## Final_AXI_to_APB_Bridge
module Final_AXI_to_APB_Bridge #(
    parameter AXI_ADDR_WIDTH    = 32,
    parameter AXI_DATA_WIDTH    = 32,
    parameter AXI_MAX_BURST_LEN = 8,
    parameter AXI_BURST_WIDTH   = 2,
    parameter AXI_SIZE_WIDTH    = 3,
    parameter APB_ADDR_WIDTH    = 32,
    parameter APB_DATA_WIDTH    = 32
)(
    input  [AXI_ADDR_WIDTH-1:0]    AWADDR,
    input  [AXI_BURST_WIDTH-1:0]   AWBURST,
    input  [AXI_MAX_BURST_LEN-1:0] AWLEN,
    input                          AWVALID,
    output                         AWREADY,
    input  [AXI_ADDR_WIDTH-1:0]    ARADDR,
    input  [AXI_BURST_WIDTH-1:0]   ARBURST,
    input  [AXI_MAX_BURST_LEN-1:0] ARLEN,
    input                          ARVALID,
    output                         ARREADY,
    input  [AXI_DATA_WIDTH-1:0]    WDATA,
    input                          WVALID,
    input                          WLAST,
    input  [AXI_DATA_WIDTH/8-1:0]  WSTRB,
    output                         WREADY,
    output [AXI_DATA_WIDTH-1:0]    RDATA,
    output [1:0]                   RRESP,
    output                         RVALID,
    output                         RLAST,
    input                          RREADY,
    output [1:0]                   BRESP,
    output                         BVALID,
    input                          BREADY,
    input                          ACLK,
    input                          ARESETn,
    output [APB_ADDR_WIDTH-1:0]    PADDR,
    output                         PWRITE,
    output                         PSEL1,
    output                         PSEL2,
    output                         PSEL3,
    output                         PSEL4,
    output                         PENABLE,
  ...
==> flow/config.mk <==
export PLATFORM = sky130hd
export DESIGN_NAME = Final_AXI_to_APB_Bridge
export DESIGN_NICKNAME = Final_AXI_to_APB_Bridge
export VERILOG_FILES = /design/flow/design.v
export SDC_FILE = /design/flow/constraint.sdc
export NUM_CORES = 4
export LEC_CHECK = 0
export ABC_AREA = 1
export CAP_MARGIN = 20
export CORE_ASPECT_RATIO = 0.73
export CORE_MARGIN = 2
export CORE_UTILIZATION = 72
export CTS_CLUSTER_DIAMETER = 394
export CTS_CLUSTER_SIZE = 100
export HOLD_SLACK_MARGIN = 0.3
export PLACE_DENSITY = 0.42
export SETUP_SLACK_MARGIN = 0.84
export SLEW_MARGIN = 20
==> flow/constraint.sdc <==
create_clock -name core_clock -period 2.85 [get_ports {ACLK}]
set_input_delay 0.5700 -clock core_clock [delete_from_list [all_inputs] [get_ports {ACLK}]]
set_output_delay 0.5700 -clock core_clock [all_outputs]
set_load 0.01 [all_outputs]
run.sh (not shown) runs the stock make flow with config.mk's settings and CLKGATE_MAP_FILE=.
The starting point died in clock tree synthesis (4_1_cts) with DPL-0038.
Rerun with:
Settings changed: CORE_ASPECT_RATIO 0.73 to unset, CTS_CLUSTER_DIAMETER 394 to unset, CTS_CLUSTER_SIZE 100 to 98, HOLD_SLACK_MARGIN 0.3 to unset, PLACE_DENSITY 0.42 to 0.6, SETUP_SLACK_MARGIN 0.84 to unset, TNS_END_PERCENT set to 5.
Clock period 2.85 ns to 4.34 ns, I/O delays scaled along.
Result:
- The changed run stopped in global routing (5_1_grt) with GRT-0232
- area after synthesis is unchanged
- synthesized cell count does not change
- die area is about the same
Rerun with:
Settings changed: ABC_AREA 1 to unset, CORE_UTILIZATION 72 to 40, CTS_CLUSTER_SIZE 98 to unset, TNS_END_PERCENT 5 to unset.
Clock period 4.34 ns to 3.96 ns, I/O delays scaled along.
Effect:
- Now the flow completed, yet does not pass: setup timing
- synthesized cell count shrinks by a quarter to a third
- die area increases by well over a third
- area after synthesis drops by roughly a tenth
Rerun with:
Settings changed: CORE_UTILIZATION 40 to 44.
Clock period 3.96 ns to 5.82 ns, I/O delays scaled along.
=>
- Now the flow completed with no timing, DRC or antenna violations
- die area decreases by about 9%
- clock power decreases by 37%
- via count decreases by 6.5%
- flip-flop count does not change
- total power decreases by about 40%
- utilization decreases by 2.9 points
- design area decreases by 13%
- wire length decreases by about 11%
- critical path depth decreases by 1
Rerun with:
Settings changed: CORE_UTILIZATION 44 to 66, CTS_CLUSTER_DIAMETER set to 28, PLACE_DENSITY 0.6 to unset.
Clock period 5.82 ns to 4.07 ns, I/O delays scaled along.
Outcome: Now the flow stopped in clock tree synthesis (4_1_cts), error DPL-0033; synthesized cell count is unchanged; die size came out lower by 33%; synthesized area is unchanged.
Power figures rest on the tool's default switching activity, not on a simulated workload.
